job 4285:
==> flow/design.v <==
module PE (
    input              clk,
    input              CIM_en,
    input              STDW,  
    input              STDR,  
    input        [5:0] STD_A,  
    input        [3:0] weight_in,  
    input      [255:0] act_in,  
    output reg   [3:0] weight_out,  
    output reg  [13:0] PSUM  
);
reg  [255:0] weight;  
integer i;
always @(posedge clk) begin
    for (i = 0; i < 64; i = i+1) begin
        if (STDW && STD_A == i) begin  
            weight[4*i+3 -: 4] <= weight_in;
        end
    end
end
always@(*) begin
    weight_out = 4'b0;
    PSUM = 14'b0;
    if (STDW) begin  
    end
    else if (STDR) begin  
        weight_out = weight[4*STD_A+3 -: 4];
    end
    else begin  
        if (CIM_en) begin
            for (i = 0; i < 64; i = i+1) begin
                PSUM = PSUM + weight[4*i+3 -: 4] * act_in[4*i+3 -: 4];  
            end
        end
    end
end
endmodule
Settings: LEC_CHECK=0, ABC_AREA=1, CAP_MARGIN=40, CELL_PAD_IN_SITES_GLOBAL_PLACEMENT=2, CORE_ASPECT_RATIO=1.8, CORE_MARGIN=2, CORE_UTILIZATION=33, CTS_CLUSTER_DIAMETER=303, GPL_TIMING_DRIVEN=0, HOLD_SLACK_MARGIN=0.07, MIN_ROUTING_LAYER=met2, SLEW_MARGIN=5, TNS_END_PERCENT=5; clock period 23.1 ns.
run.sh (not shown) runs the stock make flow with config.mk's settings and CLKGATE_MAP_FILE=.
What job 480 does differently from job 4285 at the input level:
- ABC_AREA: 1 -> unset
- TNS_END_PERCENT: 5 -> unset
- MIN_ROUTING_LAYER: met2 -> unset
- GPL_TIMING_DRIVEN: 0 -> unset
- SLEW_MARGIN: 5 -> 20
- CAP_MARGIN: 40 -> 20
- CTS_CLUSTER_DIAMETER: 303 -> unset
- CORE_UTILIZATION: 33 -> 67
- CORE_ASPECT_RATIO: 1.8 -> unset
- CELL_PAD_IN_SITES_GLOBAL_PLACEMENT: 2 -> unset
- HOLD_SLACK_MARGIN: 0.07 -> unset
- the clock period (ns, I/O delays scaled along): 23.1 -> 18.6
--- outcome ---
The fraction of area in registers number comes out higher for job 480 vs job 4285. Total cell area reported by yosys after synthesis (job 480 vs. job 4285) decreases by a few percent. In the reports for job 480 and job 4285, the larger met2 demand-to-capacity share in global routing belongs to job 480.
diff inputs: job 480 => job 4958
- setting TNS_END_PERCENT to 15 for the first time
- setting CTS_CLUSTER_SIZE to 15 for the first time
- setting PLACE_DENSITY_LB_ADDON to 0.09 for the first time
- setting CTS_CLUSTER_DIAMETER to 100 for the first time
- changing CORE_UTILIZATION from 67 to 40
- changing the clock period (ns, I/O delays scaled along) from 18.6 to 20.0
## What came out
Diff job 480 -> job 4958: sum of met2 wire segment lengths after detailed routing increased by about 13% relative to the old numbers, final-layout clock-cell area share decreased by 0.59 points relative to the old numbers, number of global-route vias before repair decreased by 1,456 relative to the old numbers, count of clock-buffer cells in the layout decreased by 7 relative to the old numbers.
As of job 4958, maximum number of pins on one net before global-route repair had fallen by more than a quarter compared to job 480.
Final instance area was lower in the run labelled job 480.
Between job 4958 and job 480, the signal arrival time at the worst endpoint is lower for job 480.
Fraction of the cycle the final worst path needs: job 4958 and job 480 compared, higher one is job 480
Inputs modified between job 4958 and job 9384:
- PLACE_DENSITY_LB_ADDON removed (was 0.09)
- TNS_END_PERCENT removed (was 15)
- CTS_CLUSTER_SIZE removed (was 15)
- CTS_CLUSTER_DIAMETER removed (was 100)
==> comparison <==
Job 9384: no failed stages, no open violations at the end. Going from job 4958 to job 9384, via count now sits higher, clock-pin slew reported for the worst setup and hold paths after clock tree synthesis fell 0.02 ns, setup slack went up, number of cells on the critical path moved up. On achievable clock frequency, job 9384 and job 4958 are basically level. Diff job 4958 -> job 9384: final instance area picked up an extra about 0.7%, arrival time at the worst endpoint lost 0.04 ns. The cell count was comparable across job 9384 and job 4958.

---

// PE: RTL as listed in full above, without the edits since
clock: 27.0 ns
lec_check: 0
cap_margin: 20
core_margin: 2
core_utilization: 25
slew_margin: 20
The baseline finished with timing, DRC and antenna clean.
Change:
- CORE_UTILIZATION: 25 -> 45
- clock period: 27.0 -> 11.7 ns (I/O delays scaled with it)
After rerunning:
- Now the flow reached the layout checks and failed them: setup timing
- worst hold slack is worse by 3.2 ns
- sequential share of layout area shrinks by 0.64 points
- synthesized area does not change
- worst setup slack is worse by 7.6 ns
- cell area grows by a few percent
- clock-buffer cell count grows by 7
Change:
- ABC_AREA: default -> 1
- CORE_UTILIZATION: 45 -> 72
- CTS_CLUSTER_SIZE: default -> 10
- PLACE_DENSITY: default -> 0.74
- TNS_END_PERCENT: default -> 5
- clock period: 11.7 -> 7.17 ns (I/O delays scaled with it)
Effect: The changed run produced a layout that fails on setup timing; first-iteration DRC count is higher by 110%; area after synthesis is higher by 3.3%; via count is higher by 27%; non-clock buffer count is higher by 37; wire length is higher by 12%.

---

run A:
RTL: the design.v shown in full above, as it stands there.
make LEC_CHECK=0 CAP_MARGIN=0 CELL_PAD_IN_SITES_GLOBAL_PLACEMENT=0 CORE_ASPECT_RATIO=0.64 CORE_MARGIN=2 CORE_UTILIZATION=72 GPL_ROUTABILITY_DRIVEN=1 HOLD_SLACK_MARGIN=-0.08 MAX_ROUTING_LAYER=met4 PLACE_DENSITY=0.64 SETUP_SLACK_MARGIN=3.08 SLEW_MARGIN=20 TNS_END_PERCENT=40 finish   # period 10.3 ns
The flow completed for run A, but it is not clean: the layout still shows negative setup slack.
Here is what was changed in the inputs of run B compared with run A.
# run A
export LEC_CHECK = 0
export CAP_MARGIN = 0
export CELL_PAD_IN_SITES_GLOBAL_PLACEMENT = 0
export CORE_ASPECT_RATIO = 0.64
export CORE_MARGIN = 2
export CORE_UTILIZATION = 72
export GPL_ROUTABILITY_DRIVEN = 1
export HOLD_SLACK_MARGIN = -0.08
export MAX_ROUTING_LAYER = met4
export PLACE_DENSITY = 0.64
export SETUP_SLACK_MARGIN = 3.08
export SLEW_MARGIN = 20
export TNS_END_PERCENT = 40
create_clock -name core_clock -period 10.3 [get_ports {clk}]
# run B
export LEC_CHECK = 0
export CAP_MARGIN = 20
export CORE_MARGIN = 2
export CORE_UTILIZATION = 72
export CTS_CLUSTER_SIZE = 79
export HOLD_SLACK_MARGIN = -0.08
export MAX_ROUTING_LAYER = met4
export SETUP_SLACK_MARGIN = 2.77
export SLEW_MARGIN = 20
export TNS_END_PERCENT = 5
create_clock -name core_clock -period 10.3 [get_ports {clk}]
==> results <==
Run B finished all stages; however, its layout fails the closing checks, the failures being negative setup slack. Delta (run B minus run A): number of placed instances with taps included lost about 0.53%; area added between synthesis and finish lost 0.40 points; layout clock buffer count picked up an extra 18. In the flow results for run B and run A, the first-iteration DRC count is larger on run A. Run B vs run A — number of buffer and inverter instances along the worst setup path rose 4. Relative to run A, the non-clock buffer count of run B is lower by 3. Compared with run A, run B shows maximum frequency that has gone down slightly.
Changes in run C relative to run B:
# run B
export LEC_CHECK = 0
export CAP_MARGIN = 20
export CORE_MARGIN = 2
export CORE_UTILIZATION = 72
export CTS_CLUSTER_SIZE = 79
export HOLD_SLACK_MARGIN = -0.08
export MAX_ROUTING_LAYER = met4
export SETUP_SLACK_MARGIN = 2.77
export SLEW_MARGIN = 20
export TNS_END_PERCENT = 5
create_clock -name core_clock -period 10.3 [get_ports {clk}]
# run C
export LEC_CHECK = 0
export CAP_MARGIN = 30
export CORE_MARGIN = 2
export CORE_UTILIZATION = 72
export CTS_CLUSTER_SIZE = 80
export HOLD_SLACK_MARGIN = 0.3
export MAX_ROUTING_LAYER = met4
export PLACE_DENSITY_LB_ADDON = 0.01
export SETUP_SLACK_MARGIN = 2.71
export SLEW_MARGIN = 20
export TNS_END_PERCENT = 40
create_clock -name core_clock -period 10.3 [get_ports {clk}]
Notes after the runs:
- No crash in run C: every stage finished, but the layout fails its final checks due to negative setup slack.
- Run C against run B: maximum number of pins on one net before global-route repair now sits lower; data arrival time of the critical path fell by 0.06 ns.
Input-level comparison between run D and run C:
# run C
export LEC_CHECK = 0
export CAP_MARGIN = 30
export CORE_MARGIN = 2
export CORE_UTILIZATION = 72
export CTS_CLUSTER_SIZE = 80
export HOLD_SLACK_MARGIN = 0.3
export MAX_ROUTING_LAYER = met4
export PLACE_DENSITY_LB_ADDON = 0.01
export SETUP_SLACK_MARGIN = 2.71
export SLEW_MARGIN = 20
export TNS_END_PERCENT = 40
create_clock -name core_clock -period 10.3 [get_ports {clk}]
# run D
export LEC_CHECK = 0
export CAP_MARGIN = 20
export CORE_MARGIN = 2
export CORE_UTILIZATION = 72
export MAX_ROUTING_LAYER = met4
export PLACE_DENSITY = 0.65
export SLEW_MARGIN = 20
create_clock -name core_clock -period 13.8 [get_ports {clk}]
## What came out
Compared run D against run C; clock transition at the registers of the reported paths within noise.
The flow for run D finished, though final verification flagged negative setup slack.
Run D vs run C — slew at the pin with the worst max-slew slack rose 0.060 ns.
Compared run D vs run C, and final area is down in run D.

---

Starts from the design.v that is shown in full above.
==> flow/config.mk <==
export PLATFORM = sky130hd
export DESIGN_NAME = PE
export DESIGN_NICKNAME = PE
export VERILOG_FILES = /design/flow/design.v
export SDC_FILE = /design/flow/constraint.sdc
export NUM_CORES = 4
export LEC_CHECK = 0
export CAP_MARGIN = 30
export CORE_MARGIN = 2
export CORE_UTILIZATION = 72
export CTS_CLUSTER_DIAMETER = 29
export CTS_CLUSTER_SIZE = 80
export HOLD_SLACK_MARGIN = 0.3
export MAX_ROUTING_LAYER = met4
export PLACE_DENSITY_LB_ADDON = 0.01
export SETUP_SLACK_MARGIN = 2.71
export SLEW_MARGIN = 20
export TNS_END_PERCENT = 40
==> flow/constraint.sdc <==
create_clock -name core_clock -period 10.3 [get_ports {clk}]
set_input_delay 2.0600 -clock core_clock [delete_from_list [all_inputs] [get_ports {clk}]]
set_output_delay 2.0600 -clock core_clock [all_outputs]
set_load 0.01 [all_outputs]
The first run produced a layout that fails on negative setup slack.
Then changed:
CAP_MARGIN = 20   (was 30)
CTS_CLUSTER_DIAMETER = unset   (was 29)
CTS_CLUSTER_SIZE = unset   (was 80)
HOLD_SLACK_MARGIN = unset   (was 0.3)
PLACE_DENSITY_LB_ADDON = unset   (was 0.01)
SETUP_SLACK_MARGIN = unset   (was 2.71)
TNS_END_PERCENT = unset   (was 40)
clock period = 12.2 ns   (was 10.3 ns; I/O delays follow)
The changed run completed and failed the layout checks on negative setup slack.
Worst setup slack gets better by 2.0 ns.
Count of clock-buffer cells in the layout is lower by 44.
